== run 1 ==
Design bridge_top, start of the top module:
module bridge_top(hclk,hresetn,hwrite,haddr,hwdata,hreadyin,htrans,prdata,pwrite,penable,psel,paddr,pwdata,hrdata,hr_readyout,hresp);
==> flow/config.mk <==
export PLATFORM = sky130hd
export DESIGN_NAME = bridge_top
export DESIGN_NICKNAME = bridge_top
export VERILOG_FILES = /design/flow/design.v
export SDC_FILE = /design/flow/constraint.sdc
export NUM_CORES = 4
export LEC_CHECK = 0
export CAP_MARGIN = 20
export CORE_MARGIN = 2
export CORE_UTILIZATION = 64
export SLEW_MARGIN = 20
==> flow/constraint.sdc <==
create_clock -name core_clock -period 4.74 [get_ports {hclk}]
set_input_delay 0.9480 -clock core_clock [delete_from_list [all_inputs] [get_ports {hclk}]]
set_output_delay 0.9480 -clock core_clock [all_outputs]
set_load 0.01 [all_outputs]
run.sh (not shown) runs the stock make flow with config.mk's settings and CLKGATE_MAP_FILE=.
Run 1 did not stop at any stage, and its layout met the timing, DRC and antenna checks.
What run 2 does differently from run 1 at the input level:
- CTS_CLUSTER_SIZE: unset -> 13
- CORE_ASPECT_RATIO: unset -> 0.58
- CORE_UTILIZATION: 64 -> 29
- GPL_ROUTABILITY_DRIVEN: unset -> 0
- CAP_MARGIN: 20 -> 10
- TNS_END_PERCENT: unset -> 35
- PLACE_DENSITY: unset -> 0.88
- SLEW_MARGIN: 20 -> 40
- the clock period (ns, I/O delays scaled along): 4.74 -> 4.0
Findings:
Lower final critical path time including I/O delays and setup goes to run 2 over run 1.
In run 2, the buffers plus inverters on the worst setup path came out 3 above the value in run 1.
Total half-perimeter wirelength after legalization and detailed placement: run 2 > run 1
Going from run 1 to run 2, clock buffer and inverter area fraction after layout shrinks by 0.53 points.
For run 2, the highest metal layer with signal wires was met5, unlike run 1, where it was met4.
#### Input delta (run 3 over run 2)
- swapping 29 for 72 in CORE_UTILIZATION
- clearing CORE_ASPECT_RATIO, which used to be 0.58
- swapping 40 for 20 in SLEW_MARGIN
- clearing TNS_END_PERCENT, which used to be 35
- clearing CTS_CLUSTER_SIZE, which used to be 13
- clearing GPL_ROUTABILITY_DRIVEN, which used to be 0
- clearing PLACE_DENSITY, which used to be 0.88
- swapping 10 for 15 in CAP_MARGIN
- swapping 4.0 for 2.36 in the clock period (ns, I/O delays scaled along)
==> comparison <==
Run 3 ran to completion and came out clean on the timing, DRC and antenna checks. Between run 2 and run 3, x dimension of the die decreased. Changes observed in run 3 relative to run 2: area of the core now smaller; setup slack dropped 1.08 ns.
[inputs] run 4 vs run 3
- CAP_MARGIN changed from 15 to 20
- CORE_UTILIZATION changed from 72 to 40
- the clock period (ns, I/O delays scaled along) changed from 2.36 to 3.05
Run 4: flow completed, timing, DRC and antenna clean
| combinational share of power | higher: run 3 |
In the reports for run 3 and run 4, the larger post-route fraction of the period consumed by the critical path belongs to run 3.
When run 4 is set beside run 3, its worst supply voltage drop on vdd turns out to be about 50% smaller.
As of run 4, core area had risen by more than half compared to run 3.
Run 4 ended up with a higher die area than run 3 did.
Compared with run 3, run 4 shows a lower fraction of area in multi-input gates.
Between run 3 and run 4, via density per instance decreased.
The actual slew at the worst max-slew pin of run 4 falls short of that of run 3 by 0.016 ns.
Storage element area came out exactly the same in run 3 and run 4.

Setup of try-tundra:
bridge_top again, from the RTL that the note above started with.
export LEC_CHECK = 0
export CAP_MARGIN = 20
export CORE_MARGIN = 2
export CORE_UTILIZATION = 70
export CTS_CLUSTER_SIZE = 37
export SLEW_MARGIN = 20
create_clock -name core_clock -period 1.7 [get_ports {hclk}]
try-tundra completed end to end; final checks failed (negative setup slack).
#### Input delta (try-maple over try-tundra)
- CORE_UTILIZATION now 72, was 70
- SETUP_SLACK_MARGIN now 0.24, previously not set
- CAP_MARGIN now 15, was 20
- CTS_CLUSTER_SIZE no longer set, was 37
- the clock period (ns, I/O delays scaled along) now 3.16, was 1.7
Notes after the runs:
try-maple closes out successfully: all stages finished, all timing, DRC and antenna checks passed. From try-tundra to try-maple the numbers moved as follows: post-detailed-routing wire length now sits lower, number of clock buffers in the layout now sits lower, clock power now sits lower. The fmax in try-maple sits 22% below the value recorded for try-tundra.
Relative to try-maple, the following input files were edited for try-xenon:
- CAP_MARGIN now 20, was 15
- ABC_AREA now 1, previously not set
- PLACE_DENSITY now 0.38, previously not set
- TNS_END_PERCENT now 10, previously not set
- SETUP_SLACK_MARGIN no longer set, was 0.24
- the clock period (ns, I/O delays scaled along) now 3.6, was 3.16
--- outcome ---
Cell total in the yosys stat output (try-xenon vs. try-maple) increases by more than half
try-xenon ended up with registers as its top cell class by occupied area; try-maple ended up with logic gates.
Fraction of power consumed by the clock network of try-xenon is on par with try-maple.
Measured against try-xenon, the highest fanout seen on the critical path of try-maple comes out at 0.76 times the reference value.
Of try-xenon and try-maple, the lower reported net switching power belongs to try-xenon.
Input-level comparison between try-sierra and try-xenon:
- TNS_END_PERCENT no longer set, was 10
- PLACE_DENSITY no longer set, was 0.38
- CTS_CLUSTER_DIAMETER now 105, previously not set
- ABC_AREA no longer set, was 1
- the clock period (ns, I/O delays scaled along) now 1.98, was 3.6
### Flow results
- Apart from try-sierra, each of try-xenon and try-sierra ends the flow with a layout that passes the timing, DRC and antenna checks.
- Looking at worst setup path endpoint, the apb_c.paddr[23]$_SDFF_PN0_ result is from try-xenon; the apb_c.paddr[24]$_SDFF_PN0_ one comes from try-sierra.
- Between try-xenon and try-sierra, the flow reports net load switching power increasing by more than half.
- Run comparison: try-xenon startpoint of the most critical setup path haddr[30]; try-sierra startpoint of the most critical setup path ahb_sl.hwritereg$_SDFF_PN0_
- From try-xenon to try-sierra the numbers moved as follows: non-clock buffer count up about 70%, number of synthesized register bits barely changed, number of gates resized after CTS went up 37, synthesized chip area reported by yosys now smaller.
For try-garnet, these inputs were changed with respect to try-sierra:
- swapping 72 for 29 in CORE_UTILIZATION
- putting CORE_ASPECT_RATIO at 0.58 where nothing was set
- clearing CTS_CLUSTER_DIAMETER, which used to be 105
- putting TNS_END_PERCENT at 35 where nothing was set
- swapping 20 for 10 in CAP_MARGIN
- putting GPL_ROUTABILITY_DRIVEN at 0 where nothing was set
- swapping 1.98 for 4.0 in the clock period (ns, I/O delays scaled along)
Notes after the runs:
try-garnet completed end to end with timing, DRC and antenna clean. Of the two candidates, try-sierra has the worse via count and try-garnet the better one. Compared to try-sierra, try-garnet has number of vias per cell after detailed routing about 25% lower. try-sierra has a higher static leakage than try-garnet. Sort try-sierra and try-garnet by met3 capacity usage during global routing desc -> top: try-sierra. | later-pin clock latency in the skew report | try-sierra vs try-garnet | ≈ equal |. The run with more routed wire is try-sierra, not try-garnet. In the metrics for try-sierra and try-garnet, the one carrying the higher non-clock buffer contribution to total cell area is try-sierra. Sort try-sierra and try-garnet by count of clock-buffer cells in the layout asc -> top: try-sierra. Initial antenna violation count, try-sierra and try-garnet: larger value in try-garnet. Against try-sierra, try-garnet comes in 1190 ps higher on final period demand of the worst path.
The inputs of try-harbor differ from those of try-garnet as listed below.
- putting CTS_CLUSTER_DIAMETER at 238 where nothing was set
- swapping 10 for 15 in CAP_MARGIN
- clearing CORE_ASPECT_RATIO, which used to be 0.58
- clearing TNS_END_PERCENT, which used to be 35
- swapping 0 for 1 in GPL_ROUTABILITY_DRIVEN
- putting MAX_ROUTING_LAYER at met4 where nothing was set
- swapping 29 for 67 in CORE_UTILIZATION
- swapping 4.0 for 1.89 in the clock period (ns, I/O delays scaled along)
==> comparison <==
Summary of try-garnet and try-harbor: one run falls short of a clean finish, namely try-harbor. Wire: try-harbor routes less than try-garnet. Taking try-harbor over try-garnet, the power after layout ratio works out to 2.2. try-harbor falls short of try-garnet in clock power. Compare try-garnet and try-harbor | tally of clock buffers in the finished layout lower: try-harbor. Average vias per placed instance: lower on try-garnet. For the relative contribution of combinational cells to total power, try-harbor came in 1.0 points higher than try-garnet did. When try-harbor is set beside try-garnet, its clock share of power turns out to be 0.6 points larger. try-harbor contains more vias than try-garnet.
Power and IR drop assume default switching activity.
